==> flow/design.v (excerpt) <==
module mips_core (
	input         clk,
	input         rst,           
	output [31:0] imem_addr,     
	input  [31:0] imem_rdata,    
	output [31:0] dmem_addr,     
	output [31:0] dmem_wdata,    
	output        dmem_we,       
	input  [31:0] dmem_rdata,    
	output        halt           
);
For scale: about 160 I/O pins, ~70000 sq um of cells after synthesis.
Settings: LEC_CHECK=0, CAP_MARGIN=20, CORE_MARGIN=6, CORE_UTILIZATION=40, MIN_ROUTING_LAYER=met2, SLEW_MARGIN=20; clock period 10.0 ns.
run.sh (not shown) runs the stock make flow with config.mk's settings and CLKGATE_MAP_FILE=.
The baseline finished with timing, DRC and antenna clean.
Next try:
ABC_AREA = 1   (was default)
CORE_MARGIN = 2   (was 6)
CORE_UTILIZATION = 62   (was 40)
CTS_CLUSTER_SIZE = 100   (was default)
MIN_ROUTING_LAYER = default   (was met2)
clock period = 5.06 ns   (was 10.0 ns; I/O delays follow)
Result: With this change the flow produced a layout that fails on negative setup slack; hold slack gets better by 0.014 ns; synthesized area rises by a few percent; first-iteration DRC count falls by a few percent; flip-flop count does not change; core utilization rises by 27 points.
Next try:
ABC_AREA = default   (was 1)
CORE_UTILIZATION = 40   (was 62)
CTS_CLUSTER_SIZE = default   (was 100)
clock period = 7.1 ns   (was 5.06 ns; I/O delays follow)
Now the flow completed without violations.
Cell area is lower by 2.8%.
Hold slack barely changes.
Wire length is lower by 16%.
Synthesized area is lower by 3.0%.
Utilization is lower by 26 points.
Worst setup slack gains 0.14 ns.
Clock-buffer cell count is lower by 2.
Next try:
CORE_UTILIZATION = 72   (was 40)
CTS_CLUSTER_DIAMETER = 392   (was default)
PLACE_DENSITY = 0.41   (was default)
TNS_END_PERCENT = 10   (was default)
clock period = 7.2 ns   (was 7.1 ns; I/O delays follow)
With this change the flow died in 5_1_grt; area after synthesis stays the same; die size went down by well over a third; synthesized cell count does not change.

Starting RTL as in the previous note.
export LEC_CHECK = 0
export ABC_AREA = 0
export CAP_MARGIN = 20
export CELL_PAD_IN_SITES_DETAIL_PLACEMENT = 0
export CORE_MARGIN = 2
export CORE_UTILIZATION = 66
export CTS_CLUSTER_SIZE = 46
export SLEW_MARGIN = 35
create_clock -name core_clock -period 5.53 [get_ports {clk}]
The first run aborted during 4_1_cts (DPL-0033).
Rerun with:
Settings changed: ABC_AREA 0 to unset, CELL_PAD_IN_SITES_DETAIL_PLACEMENT 0 to unset, CORE_UTILIZATION 66 to 40, CTS_CLUSTER_SIZE 46 to unset, SLEW_MARGIN 35 to 20.
Clock period 5.53 ns to 10.0 ns, I/O delays scaled along.
Effect: Now the flow passed the timing, design-rule and antenna checks; synthesized cell count does not change; synthesized area stays the same; die size is higher by 64%.
Rerun with:
Settings changed: CORE_UTILIZATION 40 to 70, CTS_CLUSTER_SIZE set to 18.
Clock period 10.0 ns to 5.82 ns, I/O delays scaled along.
What happened: Now the flow did not get past 5_1_grt (GRT-0116); area after synthesis is unchanged; synthesized cell count is unchanged; die area goes down by 43%.
Rerun with:
Settings changed: CAP_MARGIN 20 to 35, CORE_UTILIZATION 70 to 61, CTS_CLUSTER_SIZE 18 to unset, SETUP_SLACK_MARGIN set to 1.27.
Clock period 5.82 ns to 5.06 ns, I/O delays scaled along.
Outcome: The new run produced a layout that fails on negative setup slack. Area after synthesis stays the same. Die size climbs by 15%. Synthesized cell count is unchanged.

mips_core again, from the RTL that the note above started with.
Settings: LEC_CHECK=0, ABC_AREA=0, CAP_MARGIN=30, CELL_PAD_IN_SITES_GLOBAL_PLACEMENT=0, CORE_MARGIN=7, CORE_UTILIZATION=70, CTS_CLUSTER_DIAMETER=33, GPL_TIMING_DRIVEN=0, MIN_ROUTING_LAYER=met2, SETUP_SLACK_MARGIN=1.5, SLEW_MARGIN=20; clock period 13.3 ns.
The starting point ended with an error in global routing, error GRT-0116.
==> next run, changes <==
Settings changed: ABC_AREA 0 to unset, CAP_MARGIN 30 to 20, CELL_PAD_IN_SITES_GLOBAL_PLACEMENT 0 to unset, CORE_MARGIN 7 to 2, CORE_UTILIZATION 70 to 64, CTS_CLUSTER_DIAMETER 33 to unset, GPL_TIMING_DRIVEN 0 to unset, MIN_ROUTING_LAYER met2 to unset, SETUP_SLACK_MARGIN 1.5 to unset.
Clock period 13.3 ns to 9.11 ns, I/O delays scaled along.
Result:
- The changed run completed with no timing, DRC or antenna violations
- synthesized cell count stays the same
- synthesized area is unchanged
- die area grows by 2.7%
==> next run, changes <==
Settings changed: CORE_UTILIZATION 64 to 29.
Clock period 9.11 ns to 13.4 ns, I/O delays scaled along.
The new run finished clean.
Clock power decreases by 35%.
Utilization decreases by 39 points.
Clock skew decreases by 0.0089 ns.
==> next run, changes <==
Settings changed: CORE_UTILIZATION 29 to 70, CTS_CLUSTER_DIAMETER set to 343, CTS_CLUSTER_SIZE set to 18, SLEW_MARGIN 20 to 35.
Clock period 13.4 ns to 6.51 ns, I/O delays scaled along.
This time the run did not get past global routing.
Area after synthesis stays the same.
Synthesized cell count does not change.
Die area drops by well over a third.
==> next run, changes <==
Settings changed: CORE_UTILIZATION 70 to 40, CTS_CLUSTER_DIAMETER 343 to unset, CTS_CLUSTER_SIZE 18 to unset, SLEW_MARGIN 35 to 20.
Clock period 6.51 ns to 9.11 ns, I/O delays scaled along.
=>
- This time the run finished with timing, DRC and antenna clean
- area after synthesis is unchanged
- die area went up by well over a third
- synthesized cell count is unchanged
==> next run, changes <==
Settings changed: CORE_UTILIZATION 40 to 65.
Clock period 9.11 ns to 10.5 ns, I/O delays scaled along.
After rerunning: Design area went down slightly; final cell count went down by roughly a tenth; count of clock-buffer cells in the layout went down by 13; clock skew went up by 0.032 ns.
No activity file was given, so power comes from the tool's default toggle rates.
